== build 27 ==
Design alu_top, start of the top module:
module alu_top(CLK, OP1, OP2, OPRN, OUT, ZERO);
	input CLK;
	input [31:0] OP1;
	input [31:0] OP2;
	input [5:0] OPRN;
	output [31:0] OUT;
	output ZERO;
	reg [31:0] op1_q, op2_q;
	reg [5:0] oprn_q;
	reg [31:0] out_q;
	reg zero_q;
	wire [31:0] alu_out;
	wire alu_zero;
	ALU alu_inst(alu_out, alu_zero, op1_q, op2_q, oprn_q);
	always @(posedge CLK) begin
		op1_q <= OP1;
		op2_q <= OP2;
		oprn_q <= OPRN;
		out_q <= alu_out;
		zero_q <= alu_zero;
	end
	assign OUT = out_q;
	assign ZERO = zero_q;
endmodule
export LEC_CHECK = 0
export CAP_MARGIN = 20
export CORE_MARGIN = 2
export CORE_UTILIZATION = 65
export HOLD_SLACK_MARGIN = 0.28
export SETUP_SLACK_MARGIN = 4.5
export SLEW_MARGIN = 20
create_clock -name core_clock -period 31.3 [get_ports {CLK}]
run.sh (not shown) runs the stock make flow with config.mk's settings and CLKGATE_MAP_FILE=.
Build 27 did not stop at any stage, and its layout met the timing, design-rule and antenna checks.
Edits applied to the flow inputs when going from build 27 to build 25:
Settings: HOLD_SLACK_MARGIN no longer set, was 0.28; CORE_UTILIZATION now 58, was 65; SETUP_SLACK_MARGIN no longer set, was 4.5; the clock period (ns, I/O delays scaled along) now 24.2, was 31.3.
### Flow results
Build 25 completed end to end; final checks failed (negative setup slack).
Diff build 25..build 27 | count of clock-buffer cells in the layout | unchanged
Per the comparison of build 25 with build 27, number of placement rows now larger; buffering overhead now larger; worst setup slack now smaller; total die size now larger; worst hold slack now smaller.
On fraction of area in registers, the lower figure sits with build 25, not build 27.
Build 27 ended up with fewer cell instances than build 25 did.
Die span in x went up by a few percent going from build 27 to build 25.
> inputs changed (build 25 -> build 65)
Settings: CORE_UTILIZATION now 64, was 58; ABC_AREA now 1, previously not set; the clock period (ns, I/O delays scaled along) now 36.5, was 24.2.
Build 65: no failed stages, no open violations at the end
Fraction of area in clock buffers and inverters delta (build 65 -> build 25): insignificant
Taking build 25 over build 65, the wire length ratio works out to 1.4.
Build 65 ended with less final design instance area without fill than build 25.
Build 65 vs build 25: final cell count up in build 65
[inputs] build 59 vs build 65
Settings: clearing ABC_AREA, which used to be 1; swapping 64 for 40 in CORE_UTILIZATION; swapping 36.5 for 29.5 in the clock period (ns, I/O delays scaled along).
Build 59 against build 65: minimum setup slack in the final design fell 5370 ps, routed wire length went up by 17%, via count normalized by instance count has decreased, time the final worst path needs with I/O delays and setup now sits lower.
Share of the core filled by cells before placement was higher in the run labelled build 65.
[compare] base=build 65 new=build 59: post-synthesis mux area share increased 8.3 points; global-route usage decreased 10 points.
Changes in build 6 relative to build 59:
Settings: an added SETUP_SLACK_MARGIN of 3.43; a change of CAP_MARGIN from 20 to 30; an added GPL_TIMING_DRIVEN of 0; a change of CORE_MARGIN from 2 to 6.
[summary]
Total half-perimeter wirelength after legalization and detailed placement (higher): build 6. Cell total after placement on build 6 is up relative to build 59. Met2 global-route usage | build 6 above build 59. Compared with build 59, in build 6 first-iteration detailed-routing DRC count rose 227; utilization after layout rose 2.5 points; non-clock buffer count rose about 70%; final standard cell area without fillers rose 4.0%; number of setup buffers added after CTS rose 18.
What build 87 does differently from build 6 at the input level:
Settings: ABC_AREA now 0, previously not set; CAP_MARGIN now 20, was 30; CTS_CLUSTER_DIAMETER now 354, previously not set; CORE_UTILIZATION now 48, was 40; SETUP_SLACK_MARGIN no longer set, was 3.43; CORE_MARGIN now 2, was 6; PLACE_DENSITY now 0.42, previously not set; MAX_ROUTING_LAYER now met4, previously not set; CTS_CLUSTER_SIZE now 100, previously not set; TNS_END_PERCENT now 15, previously not set; GPL_TIMING_DRIVEN no longer set, was 0.
==> results <==
Compare build 87 and build 6 | multi-input logic portion of the cell area lower: build 6
Compared with build 6, build 87 shows a via count of the first global-routing pass that is 1778 lower.
For period utilization, build 87 and build 6 come out practically identical.
Changes observed in build 87 relative to build 6: total area of sequential cells now sits at about the same level.

alu_top again, from the RTL that the note above started with.
==> flow/config.mk <==
export PLATFORM = sky130hd
export DESIGN_NAME = alu_top
export DESIGN_NICKNAME = alu_top
export VERILOG_FILES = /design/flow/design.v
export SDC_FILE = /design/flow/constraint.sdc
export NUM_CORES = 4
export LEC_CHECK = 0
export ABC_AREA = 1
export CAP_MARGIN = 20
export CORE_MARGIN = 2
export CORE_UTILIZATION = 56
export CTS_CLUSTER_DIAMETER = 241
export SLEW_MARGIN = 20
==> flow/constraint.sdc <==
create_clock -name core_clock -period 21.7 [get_ports {CLK}]
set_input_delay 4.3400 -clock core_clock [delete_from_list [all_inputs] [get_ports {CLK}]]
set_output_delay 4.3400 -clock core_clock [all_outputs]
set_load 0.01 [all_outputs]
The starting point completed, yet does not pass: negative setup slack.
Edit:
--- a/flow/config.mk
+++ b/flow/config.mk
@@ -6,8 +6,6 @@
 export NUM_CORES = 4
 export LEC_CHECK = 0
-export ABC_AREA = 1
 export CAP_MARGIN = 20
 export CORE_MARGIN = 2
-export CORE_UTILIZATION = 56
-export CTS_CLUSTER_DIAMETER = 241
+export CORE_UTILIZATION = 65
 export SLEW_MARGIN = 20
==> flow/constraint.sdc (replaced) <==
create_clock -name core_clock -period 24.1 [get_ports {CLK}]
set_input_delay 4.8200 -clock core_clock [delete_from_list [all_inputs] [get_ports {CLK}]]
set_output_delay 4.8200 -clock core_clock [all_outputs]
set_load 0.01 [all_outputs]
=> This time the run stopped in global routing; area after synthesis falls by a few percent; die area falls by about a fifth; synthesized cell count falls by about a fifth.
Edit:
--- a/flow/config.mk
+++ b/flow/config.mk
@@ -9,3 +9,6 @@
 export CORE_MARGIN = 2
 export CORE_UTILIZATION = 65
+export MAX_ROUTING_LAYER = met4
+export SETUP_SLACK_MARGIN = 3.99
 export SLEW_MARGIN = 20
+export TNS_END_PERCENT = 5
==> flow/constraint.sdc (replaced) <==
create_clock -name core_clock -period 27.7 [get_ports {CLK}]
set_input_delay 5.5400 -clock core_clock [delete_from_list [all_inputs] [get_ports {CLK}]]
set_output_delay 5.5400 -clock core_clock [all_outputs]
set_load 0.01 [all_outputs]
After rerunning: The new run finished but failed the layout checks on negative setup slack; die area stays the same; synthesized cell count does not change; area after synthesis stays the same.
Edit:
--- a/flow/config.mk
+++ b/flow/config.mk
@@ -9,6 +9,4 @@
 export CORE_MARGIN = 2
 export CORE_UTILIZATION = 65
-export MAX_ROUTING_LAYER = met4
-export SETUP_SLACK_MARGIN = 3.99
+export SETUP_SLACK_MARGIN = -2.0
 export SLEW_MARGIN = 20
-export TNS_END_PERCENT = 5
==> flow/constraint.sdc (replaced) <==
create_clock -name core_clock -period 28.0 [get_ports {CLK}]
set_input_delay 5.6000 -clock core_clock [delete_from_list [all_inputs] [get_ports {CLK}]]
set_output_delay 5.6000 -clock core_clock [all_outputs]
set_load 0.01 [all_outputs]
After rerunning:
- Now the flow never finished: it broke off in global routing with GRT-0232
- area after synthesis does not change
- die area stays the same
- synthesized cell count is unchanged

## wip/xenon
alu_top again, from the RTL that the note above started with.
make LEC_CHECK=0 ABC_AREA=1 CAP_MARGIN=20 CORE_MARGIN=2 CORE_UTILIZATION=72 CTS_CLUSTER_SIZE=100 PLACE_DENSITY=0.36 SLEW_MARGIN=20 TNS_END_PERCENT=10 finish   # period 18.7 ns
wip/xenon: complete, dirty (negative setup slack)
## Diff of input files: wip/pepper against wip/xenon
# wip/xenon
export LEC_CHECK = 0
export ABC_AREA = 1
export CAP_MARGIN = 20
export CORE_MARGIN = 2
export CORE_UTILIZATION = 72
export CTS_CLUSTER_SIZE = 100
export PLACE_DENSITY = 0.36
export SLEW_MARGIN = 20
export TNS_END_PERCENT = 10
create_clock -name core_clock -period 18.7 [get_ports {CLK}]
# wip/pepper
export LEC_CHECK = 0
export CAP_MARGIN = 20
export CORE_MARGIN = 2
export CORE_UTILIZATION = 65
export SETUP_SLACK_MARGIN = -2.0
export SLEW_MARGIN = 20
create_clock -name core_clock -period 28.2 [get_ports {CLK}]
- Status wip/pepper: flow complete, layout not clean - negative setup slack
- Delta (wip/pepper minus wip/xenon): fraction of area in multi-input gates rose by 2.8 points, mean cell area of the mapped netlist went up, max capacitance violation total shows no meaningful change, count of multi-input gates shrank by 508.
- As far as number of buffers inserted by hold repair at cts is concerned, wip/pepper and wip/xenon perform about the same.
Input-level comparison between wip/lagoon and wip/pepper:
# wip/pepper
export LEC_CHECK = 0
export CAP_MARGIN = 20
export CORE_MARGIN = 2
export CORE_UTILIZATION = 65
export SETUP_SLACK_MARGIN = -2.0
export SLEW_MARGIN = 20
create_clock -name core_clock -period 28.2 [get_ports {CLK}]
# wip/lagoon
export LEC_CHECK = 0
export CAP_MARGIN = 20
export CORE_MARGIN = 2
export CORE_UTILIZATION = 61
export SLEW_MARGIN = 20
export TNS_END_PERCENT = 5
create_clock -name core_clock -period 8.7 [get_ports {CLK}]
==> comparison <==
wip/lagoon: flow complete, layout not clean; failing: negative setup slack. The run showing the greater setup-violating endpoint count in the final report is wip/lagoon. Wire length of the first global-routing pass for wip/lagoon: 25% up relative to wip/pepper. As of wip/lagoon, detailed-route wire length on metal 1 had risen by more than 10% compared to wip/pepper. Of wip/pepper and wip/lagoon, the lower global-route usage belongs to wip/pepper. Changes observed in wip/lagoon relative to wip/pepper: starting DRC count in detailed routing went up 2,588.
The inputs of wip/sierra differ from those of wip/lagoon as listed below.
# wip/lagoon
export LEC_CHECK = 0
export CAP_MARGIN = 20
export CORE_MARGIN = 2
export CORE_UTILIZATION = 61
export SLEW_MARGIN = 20
export TNS_END_PERCENT = 5
create_clock -name core_clock -period 8.7 [get_ports {CLK}]
# wip/sierra
export LEC_CHECK = 0
export CAP_MARGIN = 20
export CORE_MARGIN = 2
export CORE_UTILIZATION = 61
export SLEW_MARGIN = 20
export TNS_END_PERCENT = 5
create_clock -name core_clock -period 27.7 [get_ports {CLK}]
## What came out
Finished, but not clean: wip/sierra, with negative setup slack.
From wip/lagoon to wip/sierra the numbers moved as follows: non-clock buffer count shrank by 185, final number of setup-violating endpoints lower, number of max-cap violations closely matched the old numbers.
Setup slack: wip/sierra > wip/lagoon
Against wip/lagoon as the reference, wip/sierra delivers a higher fmax.
Relative to wip/sierra, the following input files were edited for wip/tundra:
# wip/sierra
export LEC_CHECK = 0
export CAP_MARGIN = 20
export CORE_MARGIN = 2
export CORE_UTILIZATION = 61
export SLEW_MARGIN = 20
export TNS_END_PERCENT = 5
create_clock -name core_clock -period 27.7 [get_ports {CLK}]
# wip/tundra
export LEC_CHECK = 0
export CAP_MARGIN = 20
export CORE_MARGIN = 2
export CORE_UTILIZATION = 40
export SLEW_MARGIN = 20
create_clock -name core_clock -period 29.0 [get_ports {CLK}]
--- outcome ---
wip/tundra ended with every stage complete and zero timing, DRC or antenna violations.
The timing startpoint of the critical path comes out op2_q[1] in one run and op1_q[1] in the other, namely in wip/sierra and wip/tundra respectively.
When wip/tundra is measured against wip/sierra, its critical path buffer and inverter count turns out 1 lower.
Against wip/sierra, wip/tundra comes in 230 µm² higher on post-place instance area.
[compare] base=wip/sierra new=wip/tundra: setup violation total in the final timing report went down.
Net count reported at finish: wip/tundra vs wip/sierra — no meaningful difference

## onyx
alu_top again, from the RTL that the note above started with.
export LEC_CHECK = 0
export CAP_MARGIN = 20
export CORE_MARGIN = 2
export CORE_UTILIZATION = 65
export CTS_CLUSTER_DIAMETER = 240
export SLEW_MARGIN = 20
create_clock -name core_clock -period 27.8 [get_ports {CLK}]
STATUS run=onyx STAGES=ALL_DONE FINAL_CHECKS=FAILED CAUSE=negative setup slack
## Diff of input files: cedar against onyx
- CORE_UTILIZATION changed from 65 to 57
- CTS_CLUSTER_DIAMETER removed (was 240)
- the clock period (ns, I/O delays scaled along) changed from 27.8 to 10.1
Results
- FAIL for each of cedar and onyx
- | onyx | all stages done | FAIL | negative setup slack |
- Although it ran to completion, cedar produced a layout that fails the final checks because of negative setup slack.
- When the final numbers for cedar and onyx were put side by side, the routed wire length turned out to be greater in cedar.
- Relative to onyx, the routability-driven placement congestion ratio measured on cedar has decreased by a little under 10%.
- Between cedar and onyx, the difference in final antenna-violating net count is negligible.
- Against onyx as the reference, cedar delivers a higher clock latency on the worst-skew pair.
- In the final reports, the cell area of cedar is larger than that of onyx.
- cedar vs onyx, minimum hold slack went down by 25 ps.
- onyx has a lower total die size than cedar.
- cedar vs onyx — peak clock frequency supported by timing dropped about 1.5%.
- Max-slew headroom at the worst pin: lower on cedar
The following lists how delta was set up differently from cedar:
- changing CORE_UTILIZATION from 57 to 58
- setting SETUP_SLACK_MARGIN to 4.5 for the first time
- changing the clock period (ns, I/O delays scaled along) from 10.1 to 24.1
Notes after the runs:
delta finished all stages; layout check result: FAIL, due to negative setup slack. Post-layout minimum cycle time ended up 960 ps lower on delta than on cedar. Of delta and cedar, cedar shows the higher number of cells on the worst hold path, with delta below it. Between cedar and delta, the netlist area before placement does not differ in any meaningful way. A launch point of the worst path of op1_q[0] is what delta shows, while op1_q[1] belongs to cedar. delta vs cedar — register fraction of the total cell area rose 0.38 points. Compared with cedar, in delta utilization -2.0 points, setup slack +14960 ps, row count -1. For the area growth from synthesis to layout, delta came in 6.2 points lower than cedar did. Comparing the two runs side by side, delta comes out ahead of cedar on first-iteration DRC count.

Setup of run A:
alu_top again, from the RTL that the note above started with.
Settings: LEC_CHECK=0, CAP_MARGIN=20, CORE_MARGIN=4, CORE_UTILIZATION=57, CTS_CLUSTER_DIAMETER=146, CTS_CLUSTER_SIZE=27, GPL_ROUTABILITY_DRIVEN=0, GPL_TIMING_DRIVEN=0, HOLD_SLACK_MARGIN=0.21, MIN_ROUTING_LAYER=met2, PLACE_DENSITY_LB_ADDON=0.02, SLEW_MARGIN=20; clock period 25.5 ns.
Run A did not finish; the tool stopped in 5_1_grt with error GRT-0116.
For run B, these inputs were changed with respect to run A:
Settings: SETUP_SLACK_MARGIN: unset -> 4.5; MIN_ROUTING_LAYER: met2 -> unset; GPL_ROUTABILITY_DRIVEN: 0 -> unset; CTS_CLUSTER_DIAMETER: 146 -> unset; CORE_UTILIZATION: 57 -> 71; HOLD_SLACK_MARGIN: 0.21 -> unset; CTS_CLUSTER_SIZE: 27 -> unset; GPL_TIMING_DRIVEN: 0 -> unset; CORE_MARGIN: 4 -> 2; the clock period (ns, I/O delays scaled along): 25.5 -> 31.9.
As the logs show, run B stopped at 5_1_grt after a tool error, so it never reached the end of the flow.
Comparing run B against run A, there is no change at all in number of buffers inserted during clock tree synthesis.
Run B reports a lower total half-perimeter wirelength after legalization and detailed placement than run A does.
Max total die size across run B and run A: run A
Run B -> run A: post-synthesis net count flat
Compared run B vs run A, and number of setup buffers added after CTS is down in run B.
Run B and run A ended up with roughly the same xor-xnor portion of the synthesized cell area.
Synthesized cell count: run A vs run B identical
Looking at die width, run B sits about 12% below run A.
#### Input delta (run C over run B)
Settings: PLACE_DENSITY_LB_ADDON no longer set, was 0.02; SETUP_SLACK_MARGIN no longer set, was 4.5; CORE_UTILIZATION now 58, was 71; TNS_END_PERCENT now 5, previously not set; the clock period (ns, I/O delays scaled along) now 8.64, was 31.9.
[summary]
The remaining runs in run B and run C completed every stage, whereas run B halted early. Run C finished all stages; layout check result: FAIL, due to setup timing. Delta (run C minus run B): post-synthesis compound-gate area fraction now sits at about the same level, instance tally after logic synthesis now sits at about the same level, count of library flops with an enable pin now sits at about the same level, sequential area share after synthesis now sits at about the same level, weighted congestion reported at the end of routability-driven placement now sits lower.
For run D, these inputs were changed with respect to run C:
Settings: setting SETUP_SLACK_MARGIN to -0.59 for the first time; changing CORE_UTILIZATION from 58 to 68; removing TNS_END_PERCENT (formerly 5).
--- outcome ---
No final results exist for run D, since it was stopped by error GRT-0116 during 5_1_grt.
Summary of run D over run C: area of the core saw a decrease; post-cts sizing count climbed 11%; post-cts hold-fix buffer tally about even; cell count after placement has decreased; area enclosed by the die boundary now sits lower.
Gate count after technology mapping: run C vs run D identical
